== run A ==
Design ClockTest, start of the top module:
module ClockTest(
	input clk,
	input rst,
	input btn,
	output reg [6:0] seg,  
	output reg [3:0] an,
	output reg buttons_pressed, 
	output reg buttons_released 
);
Size in the first run: roughly 5700 cells after synthesis, roughly 100 flip-flops, ~16 I/O pins.
clock: 55.3 ns
lec_check: 0
abc_area: 1
cap_margin: 0
cell_pad_in_sites_detail_placement: 0
cell_pad_in_sites_global_placement: 0
core_margin: 10
core_utilization: 64
cts_cluster_diameter: 236
cts_cluster_size: 24
gpl_routability_driven: 0
gpl_timing_driven: 0
hold_slack_margin: 0.19
place_density_lb_addon: 0.11
slew_margin: 20
tns_end_percent: 40
run.sh (not shown) runs the stock make flow with config.mk's settings and CLKGATE_MAP_FILE=.
Setup changes, run A to run B
- CORE_MARGIN: 10 -> 3
- CELL_PAD_IN_SITES_GLOBAL_PLACEMENT: 0 -> 2
- CTS_CLUSTER_DIAMETER: 236 -> 111
- SETUP_SLACK_MARGIN: unset -> 5.0
- MAX_ROUTING_LAYER: unset -> met5
==> comparison <==
In the summary table, run B is marked failed, with error FLW-0024 raised in global placement without I/O (3_1_place_gp_skip_io). Higher placeable core area among run B and run A: run A. Overall die width down about 5.5% in run B wrt run A. Re synthesized cell count: no difference whatsoever between run B and run A. On count of standard-cell rows: between run B and run A, it ends up lower for run B. Share of synthesized cell area in and, or, nand and nor gates: run A vs run B, no meaningful difference. Number of storage elements in the synthesis netlist: run A vs run B, no meaningful difference. Run B: die footprint about 11% below run A. Status: area after synthesis parity (run A, run B). Number of synthesized flops with an enable pin came out exactly the same in run B and run A. Run B against run A: core utilization at floorplan picked up an extra 0.90 points; y dimension of the die fell 5.5%.
Here is what was changed in the inputs of run C compared with run B.
- removing TNS_END_PERCENT (formerly 40)
- changing CAP_MARGIN from 0 to 20
- removing MAX_ROUTING_LAYER (formerly met5)
- removing GPL_TIMING_DRIVEN (formerly 0)
- changing CORE_UTILIZATION from 64 to 72
- changing CELL_PAD_IN_SITES_GLOBAL_PLACEMENT from 2 to 0
- changing CTS_CLUSTER_DIAMETER from 111 to 75
- changing GPL_ROUTABILITY_DRIVEN from 0 to 1
- changing PLACE_DENSITY_LB_ADDON from 0.11 to 0.27
- removing HOLD_SLACK_MARGIN (formerly 0.19)
- changing CORE_MARGIN from 3 to 2
- changing the clock period (ns, I/O delays scaled along) from 55.3 to 39.1
### Flow results
Starting density of the core in run C vs run B: up 7.5 points. Run C: full flow OK, the timing, DRC and antenna checks passed. The sequential fraction of the synthesis area was comparable across run B and run C. From run B to run C the numbers moved as follows: post-synth area from yosys stat essentially unchanged; height of the chip decreased 6.4%; number of flops mapped to enable cells by yosys essentially unchanged.
Modified inputs, run D compared to run C
- PLACE_DENSITY newly set to 0.38
- PLACE_DENSITY_LB_ADDON removed (was 0.27)
- CTS_CLUSTER_SIZE changed from 24 to 100
- CELL_PAD_IN_SITES_DETAIL_PLACEMENT removed (was 0)
- GPL_ROUTABILITY_DRIVEN removed (was 1)
- CTS_CLUSTER_DIAMETER changed from 75 to 261
- CELL_PAD_IN_SITES_GLOBAL_PLACEMENT removed (was 0)
- the clock period (ns, I/O delays scaled along) changed from 39.1 to 25.7
### Flow results
Run D did not finish: a tool error stopped it during global routing (5_1_grt).
From run C to run D the numbers moved as follows: number of buffers between clock root and the deepest sink was more or less identical, final weighted congestion of routability-driven global placement rose by 6.2%, cell area after placement +about 2%, overall chip area barely changed.
As far as register bit count reported by yosys goes, run D and run C are indistinguishable; the numbers are identical.
From run D to run C, number of buffers added by the clock tree synthesis step did not move at all.
When run D is set beside run C, its worst slack at placement turns out to be 9.46 ns smaller.
Post-CTS setup buffer count delta for run D relative to run C: 391 higher
Run D vs. run C: synthesized-area fraction occupied by adder cells comparable; half-perimeter wire length after detailed placement increased about 1.6%; vertical die size closely matched the old numbers.

* * *

== quartz ==
Starting RTL as in the previous note.
Settings: LEC_CHECK=0, CAP_MARGIN=20, CELL_PAD_IN_SITES_DETAIL_PLACEMENT=0, CELL_PAD_IN_SITES_GLOBAL_PLACEMENT=0, CORE_MARGIN=2, CORE_UTILIZATION=72, CTS_CLUSTER_DIAMETER=236, CTS_CLUSTER_SIZE=87, GPL_ROUTABILITY_DRIVEN=0, PLACE_DENSITY_LB_ADDON=0.27, SETUP_SLACK_MARGIN=5.0, SLEW_MARGIN=20, TNS_END_PERCENT=5; clock period 33.3 ns.
quartz terminated abnormally: global routing reported GRT-0116.
Relative to quartz, the following input files were edited for xenon:
Settings: changing CTS_CLUSTER_SIZE from 87 to 80; setting ABC_AREA to 1 for the first time; changing SETUP_SLACK_MARGIN from 5.0 to 3.34; changing PLACE_DENSITY_LB_ADDON from 0.27 to 0.01; setting HOLD_SLACK_MARGIN to -0.1 for the first time; setting MAX_ROUTING_LAYER to met4 for the first time; changing the clock period (ns, I/O delays scaled along) from 33.3 to 25.6.
Findings:
Fraction of the mapped netlist area in simple logic gates: higher on xenon
xenon | stages: all done | timing, DRC, antenna: all pass
Compared with quartz, area after synthesis in xenon increased by more than 10%.
Side by side, area of the chip turned out higher in xenon than in quartz.
The core utilization before placement reported for xenon is smaller than that of quartz by 0.51 points.
Of quartz and xenon, the run reporting the higher synthesized cell count was xenon.
Total number of placement rows: higher on xenon
[xenon vs quartz] total cell area reported by yosys after synthesis: higher in xenon
Post-CTS repair timing setup buffer count (xenon vs. quartz) decreases by more than half
Edits applied to the flow inputs when going from xenon to harbor:
Settings: a change of CTS_CLUSTER_SIZE from 80 to 72; a change of CTS_CLUSTER_DIAMETER from 236 to 204; a deleted CELL_PAD_IN_SITES_GLOBAL_PLACEMENT that had been 0; a deleted GPL_ROUTABILITY_DRIVEN that had been 0; a deleted TNS_END_PERCENT that had been 5; a change of SETUP_SLACK_MARGIN from 3.34 to 3.56; an added CORE_ASPECT_RATIO of 1.41; a deleted CELL_PAD_IN_SITES_DETAIL_PLACEMENT that had been 0; a change of CORE_UTILIZATION from 72 to 71; a deleted HOLD_SLACK_MARGIN that had been -0.1.
--- outcome ---
In the summary table, harbor is marked failed, with error GRT-0232 raised in global routing.
xenon completed every stage of the flow, and the final layout passed the timing, DRC and antenna checks.
Going from xenon to harbor, pre-placement core utilization shrinks by 1.3 points.
Looking at harbor and xenon, the placed instance count is a wash.
Delta (harbor minus xenon): total setup buffers inserted after CTS increased 34; worst slack after detailed placement decreased 0.21 ns; half-perimeter wire length after detailed placement increased 5600 µm; die area increased 1.4%.
Number of H-tree levels: harbor vs xenon identical
The number of instances in the synthesized netlist of xenon and that of harbor are within noise of each other.
harbor -> xenon: synthesized-area fraction occupied by xor and xnor cells flat
Reported for harbor and xenon, maximum clock insertion buffer count turned out identical to the last digit.
| number of instances resized during post-cts repair | harbor vs xenon | 48 higher |

* * *

## yarrow
ClockTest again, from the RTL that the note above started with.
clock: 7.41 ns
lec_check: 0
abc_area: 1
cap_margin: 20
core_margin: 2
core_utilization: 72
cts_cluster_diameter: 377
cts_cluster_size: 10
setup_slack_margin: 2.18
slew_margin: 20
yarrow never completed; the flow aborted with a tool error in 4_1_cts.
Modified inputs, amber compared to yarrow
# yarrow
export LEC_CHECK = 0
export ABC_AREA = 1
export CAP_MARGIN = 20
export CORE_MARGIN = 2
export CORE_UTILIZATION = 72
export CTS_CLUSTER_DIAMETER = 377
export CTS_CLUSTER_SIZE = 10
export SETUP_SLACK_MARGIN = 2.18
export SLEW_MARGIN = 20
create_clock -name core_clock -period 7.41 [get_ports {clk}]
# amber
export LEC_CHECK = 0
export CAP_MARGIN = 20
export CORE_MARGIN = 2
export CORE_UTILIZATION = 18
export SLEW_MARGIN = 20
create_clock -name core_clock -period 46.0 [get_ports {clk}]
Findings:
The chip area estimate from yosys synthesis in amber was lower than what yarrow gave. No stage failed in amber, and the final checks on the layout all came back clean. Relative to yarrow, the number of placement rows measured on amber has increased by more than half. Post-placement setup slack in amber is 18.03 ns higher than in yarrow. amber — netlist area before placement 13% lower, yarrow as reference.
> inputs changed (amber -> cedar)
# amber
export LEC_CHECK = 0
export CAP_MARGIN = 20
export CORE_MARGIN = 2
export CORE_UTILIZATION = 18
export SLEW_MARGIN = 20
create_clock -name core_clock -period 46.0 [get_ports {clk}]
# cedar
export LEC_CHECK = 0
export CAP_MARGIN = 20
export CORE_MARGIN = 2
export CORE_UTILIZATION = 65
export HOLD_SLACK_MARGIN = -0.1
export MAX_ROUTING_LAYER = met4
export SLEW_MARGIN = 20
create_clock -name core_clock -period 45.2 [get_ports {clk}]
Results
cedar against amber: wire length of the first global-routing pass now sits lower, wire length now sits lower, data required time of the worst path now sits lower, headroom to the max-slew limit now sits higher. In the tables for cedar and amber, worst setup slack reads higher with amber.
Modified inputs, juniper compared to cedar
# cedar
export LEC_CHECK = 0
export CAP_MARGIN = 20
export CORE_MARGIN = 2
export CORE_UTILIZATION = 65
export HOLD_SLACK_MARGIN = -0.1
export MAX_ROUTING_LAYER = met4
export SLEW_MARGIN = 20
create_clock -name core_clock -period 45.2 [get_ports {clk}]
# juniper
export LEC_CHECK = 0
export ABC_AREA = 1
export CAP_MARGIN = 20
export CORE_MARGIN = 2
export CORE_UTILIZATION = 70
export CTS_CLUSTER_SIZE = 90
export HOLD_SLACK_MARGIN = -0.1
export MAX_ROUTING_LAYER = met4
export SLEW_MARGIN = 20
create_clock -name core_clock -period 45.2 [get_ports {clk}]
- juniper ended up with a higher filler-free cell count of the finished design than cedar did.
- The total number of cells along the worst setup path number comes out higher for juniper vs cedar.
- Measured against each other, juniper and cedar differ in data arrival time of the critical path, the higher figure coming from cedar.
Relative to juniper, the following input files were edited for pepper:
# juniper
export LEC_CHECK = 0
export ABC_AREA = 1
export CAP_MARGIN = 20
export CORE_MARGIN = 2
export CORE_UTILIZATION = 70
export CTS_CLUSTER_SIZE = 90
export HOLD_SLACK_MARGIN = -0.1
export MAX_ROUTING_LAYER = met4
export SLEW_MARGIN = 20
create_clock -name core_clock -period 45.2 [get_ports {clk}]
# pepper
export LEC_CHECK = 0
export ABC_AREA = 1
export CAP_MARGIN = 20
export CORE_MARGIN = 2
export CORE_UTILIZATION = 72
export MAX_ROUTING_LAYER = met4
export PLACE_DENSITY_LB_ADDON = 0.01
export SETUP_SLACK_MARGIN = 2.71
export SLEW_MARGIN = 20
create_clock -name core_clock -period 25.9 [get_ports {clk}]
==> comparison <==
The run with more setup slack is juniper; pepper has less.
NOTE: buffer and inverter count on the worst path in pepper exceeds that of juniper
In the tables for juniper and pepper, number of global-route vias before repair reads lower with juniper.
juniper -> pepper: number of remaining DRC errors delta 0, exact match
Per the comparison of pepper with juniper, clock latency reported for the late side of the worst-skew pair essentially unchanged, final critical path time including I/O delays and setup has decreased, data arrival time at the worst-slack endpoint shrank by 7.54 ns, worst slew margin relative to its limit climbed 16 points.
Delta (pepper minus juniper): wire length reported by the detailed router increased by about 22% relative to the old numbers, design area increased by 5100 um2 relative to the old numbers, maximum fanout encountered on the critical timing path decreased by 25 relative to the old numbers.

* * *

The RTL this note starts from:
==> flow/design.v <==
`timescale 1ns / 1ps
module button_debounce (
    input clk,        
    input rst,        
    input button_in,  
    output reg button_out  
);
    parameter integer DEBOUNCE_TIME = 200; 
    reg [19:0] counter;
    reg button_state;
    always @(posedge clk or posedge rst) begin
        if (rst) begin
            counter <= 0;
            button_state <= 0;
            button_out <= 0;
        end else begin
            if (button_in != button_state) begin
                counter <= counter + 1;
                if (counter >= DEBOUNCE_TIME) begin
                    button_state <= button_in;
                    button_out <= button_in;
                    counter <= 0;
                end
            end else begin
                counter <= 0;
            end
        end
    end
endmodule
`timescale 1ns / 1ps
module operatorremainder(
    input [35:0] n,
    output reg is_multiple
);
	parameter DIVISOR = 20000;
	reg [35:0] temp;
	reg [35:0] quotient;
	reg [35:0] remainder;
	integer i;
	always @(*) begin
        temp = n;
        quotient = 0;
        remainder = 0;
        for (i = 35; i >= 0; i = i - 1) begin
            quotient = (quotient << 1) | (temp[i] ? 1'b1 : 1'b0);
            if (quotient >= DIVISOR) begin
                quotient = quotient - DIVISOR;
                remainder = (remainder << 1) | 1'b1;
            end else begin
                remainder = (remainder << 1);
            end
        end
        is_multiple = (quotient == 0);
    end
endmodule
`timescale 1ns / 1ps
module ClockTest(
	input clk,
	input rst,
	input btn,
	output reg [6:0] seg,  
	output reg [3:0] an,
	output reg buttons_pressed, 
	output reg buttons_released 
);
	wire is_divisible;  
   reg [7:0] counter;  
   reg [35:0] cnt;	 
   wire buttons_out;
	reg buttons_out_prev;
   wire [6:0] segments [15:0];  
	reg [3:0] ones;  
   reg [3:0] tens;  
	reg [3:0] s_ones;  
	reg [3:0] s_tens;  
   reg [6:0] refresh_counter;  
   reg refresh_flag;	 
   reg [7:0] clk_display;  
      assign segments[0] = 7'b1000000;   
      assign segments[1] = 7'b1111001;   
      assign segments[2] = 7'b0100100;   
      assign segments[3] = 7'b0110000;   
      assign segments[4] = 7'b0011001;   
      assign segments[5] = 7'b0010010;   
      assign segments[6] = 7'b0000010;   
      assign segments[7] = 7'b1111000;   
      assign segments[8] = 7'b0000000;   
      assign segments[9] = 7'b0010000;   
      assign segments[10] = 7'b0001000;  
      assign segments[11] = 7'b0000011;  
      assign segments[12] = 7'b1000110;  
      assign segments[13] = 7'b0100001;  
      assign segments[14] = 7'b0000110;  
      assign segments[15] = 7'b0001110;  
   button_debounce debounce (
		.clk(clk),
		.rst(rst),
		.button_in(btn),
		.button_out(buttons_out)
   );
   operatorremainder remainder (
        .n(cnt),
        .is_multiple(is_divisible)
    );
   always @ (posedge clk or posedge rst) begin
      if (rst) begin  
         cnt <= 0;
         counter <= 0;
			ones <= 0;
			tens <= 0;
			s_ones <= 0;
			s_tens <= 0;
			clk_display <= 0;
			buttons_out_prev <= 0;
			buttons_pressed <= 0;
			buttons_released <= 0;
      end else begin
			if(cnt == 1_200_000 -1) begin 
				cnt <= 0;
				ones <= 0;
				tens <= 0;
				s_ones <= 0;
				s_tens <= 0;
				clk_display <= 0;
			end else begin
			if (is_divisible) begin 
				if(clk_display == 60) begin
					s_ones <= 0;
					s_tens <= 0;
				end else begin
					clk_display <= clk_display+1;
					if(s_ones == 9) begin
						s_ones <= 0;
						s_tens <= s_tens + 1;
					end else begin
						s_ones <= s_ones + 1;
					end
				end
			end
			buttons_out_prev <= buttons_out;
			buttons_pressed <= (buttons_out & ~buttons_out_prev);	  
			buttons_released <= (~buttons_out & buttons_out_prev);  
			if (buttons_pressed) begin
				if (ones == 9) begin
					ones <= 0;
					if (tens == 9) begin
						tens <= 0;
					end else begin
						tens <= tens + 1;
					end
				end else begin
				ones <= ones + 1;
				end
			end
			cnt <= cnt + 1;
         end   
      end
   end
	always @(posedge clk or posedge rst) begin
		if (rst) begin
			refresh_counter <= 0;
			refresh_flag <= 0;
		end else begin
		refresh_counter <= refresh_counter + 1;
		if (refresh_counter == 250) begin   
			refresh_counter <= 0;
			refresh_flag <= ~refresh_flag;
		end
		end
	end
	always @(posedge clk or posedge rst) begin
		if (rst) begin
			seg <= 7'b1111111;
			an <= 4'b1111;
		end else
		case (refresh_counter[6:5])
			2'b00: begin
				seg <= segments[ones];
				an <= 4'b1110; 
			end
			2'b01: begin
				seg <= segments[tens];
				an <= 4'b1101; 
			end
				2'b10: begin
				seg <= segments[s_ones];
				an <= 4'b1011; 
			end
				2'b11: begin
				seg <= segments[s_tens];
				an <= 4'b0111; 
			end
		endcase
end
endmodule
Settings: LEC_CHECK=0, ABC_AREA=1, CAP_MARGIN=20, CELL_PAD_IN_SITES_DETAIL_PLACEMENT=0, CELL_PAD_IN_SITES_GLOBAL_PLACEMENT=0, CORE_ASPECT_RATIO=0.89, CORE_MARGIN=2, CORE_UTILIZATION=72, CTS_CLUSTER_DIAMETER=75, CTS_CLUSTER_SIZE=24, GPL_ROUTABILITY_DRIVEN=1, MAX_ROUTING_LAYER=met4, PLACE_DENSITY_LB_ADDON=0.27, SETUP_SLACK_MARGIN=3.43, SLEW_MARGIN=20; clock period 25.6 ns.
The first run died in global routing (5_1_grt) with GRT-0232.
Edit:
- CELL_PAD_IN_SITES_DETAIL_PLACEMENT: 0 -> default
- CELL_PAD_IN_SITES_GLOBAL_PLACEMENT: 0 -> default
- CORE_ASPECT_RATIO: 0.89 -> default
- CTS_CLUSTER_DIAMETER: 75 -> 374
- CTS_CLUSTER_SIZE: 24 -> 100
- GPL_ROUTABILITY_DRIVEN: 1 -> default
- MAX_ROUTING_LAYER: met4 -> default
- PLACE_DENSITY: default -> 0.4
- PLACE_DENSITY_LB_ADDON: 0.27 -> default
- SETUP_SLACK_MARGIN: 3.43 -> default
=>
- The new run completed without violations
- area after synthesis does not change
- synthesized cell count stays the same
- die size stays flat
Edit:
- CORE_ASPECT_RATIO: default -> 1.41
- CORE_UTILIZATION: 72 -> 71
- CTS_CLUSTER_DIAMETER: 374 -> 204
- CTS_CLUSTER_SIZE: 100 -> 72
- MAX_ROUTING_LAYER: default -> met4
- PLACE_DENSITY: 0.4 -> default
- PLACE_DENSITY_LB_ADDON: default -> 0.01
- SETUP_SLACK_MARGIN: default -> 3.52
- Now the flow ended with an error in global routing (5_1_grt) (GRT-0232)
- die size increases by 1.4%
- area after synthesis is unchanged
- synthesized cell count does not change
Edit:
- CELL_PAD_IN_SITES_DETAIL_PLACEMENT: default -> 0
- CELL_PAD_IN_SITES_GLOBAL_PLACEMENT: default -> 0
- CORE_ASPECT_RATIO: 1.41 -> default
- CORE_UTILIZATION: 71 -> 72
- CTS_CLUSTER_DIAMETER: 204 -> 236
- CTS_CLUSTER_SIZE: 72 -> 80
- GPL_ROUTABILITY_DRIVEN: default -> 0
- SETUP_SLACK_MARGIN: 3.52 -> 0.95
Outcome:
- The changed run produced a clean layout
- die size drops slightly
- area after synthesis stays the same
- synthesized cell count does not change
